==> run Y <==
==> flow/design.v <==
package calc_pkg;
    typedef struct packed {
        logic on;
        logic off;
        logic mem_rc;
        logic mem_sub;
        logic mem_add;
        logic op_percent;
        logic op_sqrt;
        logic op_div;
        logic op_mul;
        logic op_sub;
        logic op_add;
        logic op_eq;
        logic dot;
        logic num_1;
        logic num_2;
        logic num_3;
        logic num_4;
        logic num_5;
        logic num_6;
        logic num_7;
        logic num_8;
        logic num_9;
        logic num_0;
    } buttons_t;
    typedef enum logic [4:0] {
        B_NONE,          
        B_ON,            
        B_OFF,           
        B_MEM_RC,        
        B_MEM_SUB,       
        B_MEM_ADD,       
        B_OP_PERCENT,    
        B_OP_SQRT,       
        B_OP_DIV,        
        B_OP_MUL,        
        B_OP_SUB,        
        B_OP_ADD,        
        B_OP_EQ,         
        B_DOT,           
        B_NUM_1,         
        B_NUM_2,         
        B_NUM_3,         
        B_NUM_4,         
        B_NUM_5,         
        B_NUM_6,         
        B_NUM_7,         
        B_NUM_8,         
        B_NUM_9,         
        B_NUM_0,         
        B_UNKNOWN        
    } active_button_t;
    function automatic logic isNumberButton(active_button_t active_button);
        isNumberButton = ((active_button >= calc_pkg::B_NUM_1) && (active_button <= calc_pkg::B_NUM_0));
    endfunction
    function automatic logic isOpButton(active_button_t active_button);
        isOpButton = ((active_button >= calc_pkg::B_OP_DIV) && (active_button <= calc_pkg::B_OP_ADD));
    endfunction
    function automatic logic isEqButton(active_button_t active_button);
        isEqButton = (active_button == calc_pkg::B_OP_EQ);
    endfunction
    function automatic logic isDotButton(active_button_t active_button);
        isDotButton = (active_button == calc_pkg::B_DOT);
    endfunction
    typedef logic [3:0] bcd_t;
    function automatic logic [6:0] bcd2segments(bcd_t bcd);
        unique case (bcd)
            4'd0: bcd2segments = 7'b1111110;
            4'd1: bcd2segments = 7'b0110000;
            4'd2: bcd2segments = 7'b1101101;
            4'd3: bcd2segments = 7'b1111001;
            4'd4: bcd2segments = 7'b0110011;
            4'd5: bcd2segments = 7'b1011011;
            4'd6: bcd2segments = 7'b1011111;
            4'd7: bcd2segments = 7'b1110000;
            4'd8: bcd2segments = 7'b1111111;
            4'd9: bcd2segments = 7'b1111011;
            default: bcd2segments = 7'bxxxxxxx;
        endcase
    endfunction
    typedef enum logic [1:0] {
        OP_NONE,
        OP_ADD,
        OP_MUL,
        OP_DIV
    } op_t;
    function automatic op_t button2op(active_button_t active_button);
        unique case (active_button)
            calc_pkg::B_OP_DIV: button2op = calc_pkg::OP_DIV;
            calc_pkg::B_OP_MUL: button2op = calc_pkg::OP_MUL;
            calc_pkg::B_OP_SUB: button2op = calc_pkg::OP_ADD;
            calc_pkg::B_OP_ADD: button2op = calc_pkg::OP_ADD;
            default: button2op = calc_pkg::OP_NONE;
        endcase
    endfunction
    function automatic bcd_t button2bcd(active_button_t active_button);
        unique case (active_button)
            calc_pkg::B_NUM_1: button2bcd = 1;
            calc_pkg::B_NUM_2: button2bcd = 2;
            calc_pkg::B_NUM_3: button2bcd = 3;
            calc_pkg::B_NUM_4: button2bcd = 4;
            calc_pkg::B_NUM_5: button2bcd = 5;
            calc_pkg::B_NUM_6: button2bcd = 6;
            calc_pkg::B_NUM_7: button2bcd = 7;
            calc_pkg::B_NUM_8: button2bcd = 8;
            calc_pkg::B_NUM_9: button2bcd = 9;
            calc_pkg::B_NUM_0: button2bcd = 0;
            default: button2bcd = 0;
        endcase
    endfunction
    parameter NumDigits = 8;
    typedef logic unsigned [$clog2(NumDigits)-1:0] exponent_t;
    typedef struct packed {
        logic error;
        logic sign;
        exponent_t exponent;
        bcd_t [NumDigits-1:0] significand;
    } num_t;
    function automatic num_t neg(num_t num);
        neg = num;
        neg.sign = !num.sign;
    endfunction
endpackage
module alu_add (
    input   logic           clk_i,
    input   logic           rst_i,
    input   logic [36:0]    left_i,      
    input   logic [36:0]    right_i,     
    output  logic           in_ready_o,
    input   logic           in_valid_i,
    output  logic [36:0]    result_o,    
    input   logic           out_ready_i,
    output  logic           out_valid_o
);
typedef enum logic [1:0] {
    S_IDLE,
    S_NORMALIZE,
    S_ADD,
    S_RENORMALIZE
} state_t;
state_t state_d, state_q;
logic [$clog2(calc_pkg::NumDigits):0] counter_d, counter_q;
logic in_ready_d, in_ready_q;
logic out_valid_d, out_valid_q;
assign out_valid_o = out_valid_q;
assign in_ready_o = in_ready_q;
calc_pkg::num_t left_d, left_q;
calc_pkg::num_t right_d, right_q;
calc_pkg::num_t result_d, result_q;
calc_pkg::bcd_t result_extra_d, result_extra_q;
logic carryborrow_d, carryborrow_q;
assign result_o = out_valid_q ? result_q : '0;
logic [4:0] nibble_sum;
always_comb begin
    nibble_sum = 'x;
    carryborrow_d = carryborrow_q;
    if (state_q != S_ADD) begin
        carryborrow_d = 0;
    end else if (left_q.sign == right_q.sign) begin
        nibble_sum =
            left_q.significand[counter_q]
            + right_q.significand[counter_q]
            + 4'(carryborrow_q);
        if (nibble_sum >= 10) begin
            nibble_sum += 6;
        end
        carryborrow_d = nibble_sum[4];
    end else begin
        if (left_q.significand > right_q.significand) begin
            nibble_sum =
                6'(left_q.significand[counter_q])
                - 6'(right_q.significand[counter_q])
                - 6'(carryborrow_q);
        end else begin
            nibble_sum =
                6'(right_q.significand[counter_q])
                - 6'(left_q.significand[counter_q])
                - 6'(carryborrow_q);
        end
        carryborrow_d = nibble_sum[4];
        if ($signed(nibble_sum) < 0) begin
            nibble_sum += 10;
        end
    end
end
always_comb begin
    state_d = state_q;
    out_valid_d = out_valid_q;
    in_ready_d = in_ready_q;
    counter_d = counter_q;
    left_d = left_q;
    right_d = right_q;
    result_d = result_q;
    result_extra_d = result_extra_q;
    unique case (state_q)
        S_IDLE: begin
            result_d = '0;
            if (in_valid_i) begin
                left_d = left_i;
                right_d = right_i;
                state_d = S_NORMALIZE;
                in_ready_d = 0;
            end
        end
        S_NORMALIZE: begin
            if (left_q.exponent < right_q.exponent) begin
                left_d.significand = (left_q.significand >> 4);
                left_d.exponent++;
            end else if (left_q.exponent > right_q.exponent) begin
                right_d.significand = (right_q.significand >> 4);
                right_d.exponent++;
            end else begin
                state_d = S_ADD;
                counter_d = 0;
            end
        end
        S_ADD: begin
            result_d.exponent = left_q.exponent;
            if (left_q.sign == right_q.sign) begin
                result_extra_d = carryborrow_d;
            end
            if (left_q.significand > right_q.significand) begin
                result_d.sign = left_q.sign;
            end else begin
                result_d.sign = right_q.sign;
            end
            result_d.significand[counter_q] = 4'(nibble_sum);
            counter_d++;
            if (counter_d == calc_pkg::NumDigits) begin
                state_d = S_RENORMALIZE;
            end
        end
        S_RENORMALIZE: begin
            if (result_extra_q != '0) begin  
                result_extra_d = '0;
                result_d.significand = ({result_extra_q, result_q.significand} >> 4);
                result_d.exponent++;
                if (result_d.exponent == 0)
                    result_d.error = 1;
            end else if ((result_q.exponent != 0) && (result_q.significand[calc_pkg::NumDigits-1] == 0)) begin  
                result_d.significand = (result_q.significand << 4);
                result_d.exponent--;
            end else begin  
                out_valid_d = 1;
                if (result_d.significand == 0)
                    result_d.sign = 0;
                if (out_valid_q && out_ready_i) begin
                    state_d = S_IDLE;
                    out_valid_d = 0;
                    in_ready_d = 1;
                    result_d = '0;
                end
            end
        end
    endcase
end
always_ff @(posedge clk_i) begin
    if (rst_i) begin
        state_q <= S_IDLE;
        out_valid_q <= 0;
        in_ready_q <= 1;
        counter_q <= '0;
        left_q <= '0;
        right_q <= '0;
        result_q <= '0;
        result_extra_q <= '0;
        carryborrow_q <= 0;
    end else begin
        state_q <= state_d;
        out_valid_q <= out_valid_d;
        in_ready_q <= in_ready_d;
        counter_q <= counter_d;
        left_q <= left_d;
        right_q <= right_d;
        result_q <= result_d;
        result_extra_q <= result_extra_d;
        carryborrow_q <= carryborrow_d;
    end
end
endmodule
==> flow/run.sh <==
#!/bin/bash
# the make line also repeats each setting of config.mk as NAME=value (left out here)
make -C /OpenROAD-flow-scripts/flow DESIGN_CONFIG=/design/flow/config.mk WORK_HOME=/design/flow/orfs CLKGATE_MAP_FILE= finish
==> flow/config.mk <==
export PLATFORM = sky130hd
export DESIGN_NAME = alu_add
export DESIGN_NICKNAME = alu_add
export VERILOG_FILES = /design/flow/design.v
export SDC_FILE = /design/flow/constraint.sdc
export NUM_CORES = 4
export LEC_CHECK = 0
export ABC_AREA = 1
export CAP_MARGIN = 20
export CELL_PAD_IN_SITES_DETAIL_PLACEMENT = 2
export CORE_ASPECT_RATIO = 0.62
export CORE_MARGIN = 6
export CORE_UTILIZATION = 40
export GPL_ROUTABILITY_DRIVEN = 1
export MIN_ROUTING_LAYER = met2
export PLACE_DENSITY = 0.87
export SETUP_SLACK_MARGIN = -0.57
export SLEW_MARGIN = 25
==> flow/constraint.sdc <==
create_clock -name core_clock -period 10.0 [get_ports {clk_i}]
set_input_delay 2.0000 -clock core_clock [delete_from_list [all_inputs] [get_ports {clk_i}]]
set_output_delay 2.0000 -clock core_clock [all_outputs]
set_load 0.01 [all_outputs]
==> run B: changes against run Y <==
--- a/flow/config.mk
+++ b/flow/config.mk
@@ -6,11 +6,13 @@
 export NUM_CORES = 4
 export LEC_CHECK = 0
-export ABC_AREA = 1
+export ABC_AREA = 0
 export CAP_MARGIN = 20
 export CELL_PAD_IN_SITES_DETAIL_PLACEMENT = 2
-export CORE_ASPECT_RATIO = 0.62
+export CELL_PAD_IN_SITES_GLOBAL_PLACEMENT = 3
+export CORE_ASPECT_RATIO = 0.54
 export CORE_MARGIN = 6
 export CORE_UTILIZATION = 40
 export GPL_ROUTABILITY_DRIVEN = 1
+export HOLD_SLACK_MARGIN = 0.06
 export MIN_ROUTING_LAYER = met2
 export PLACE_DENSITY = 0.87
==> qor summary <==
quantity	run B	run Y
Placement-stage cell area	10,030 µm²	10,040 µm²
Run status	finished clean	stopped before the end
Stage where the flow stopped	-	4_1_cts
Average size of a mapped cell	8.455 µm²	6.398 µm²
MUX share of area	11.85%	0%
Number of nets at floorplan	1,172	1,512
Area fraction of the dominant cell type after synthesis	27.87%	27.68%
Chip height	120.3 µm	128.5 µm
Number of distinct standard cells referenced by the synthesized netlist	77	49
Synthesized-area fraction occupied by and/or/nand/nor cells	18.41%	24.85%
Area of the mapped netlist	8692 µm²	8752 µm²
Gate Count Post-Synth	1,028	1,368
HPWL after detailed placement	25,990 µm	48,120 µm
Total die area	25,580 µm²	25,680 µm²
Xor and xnor fraction of the mapped netlist area	2.303%	1.001%
Post-synthesis share of cell area spent on full adders, half adders and majority gates	10.02%	9.950%
Synth Seq Share	27.87%	27.68%
Die width	212.6 µm	199.9 µm
Standard-cell row count	39	42
Placeable core area	21,230 µm²	21,390 µm²
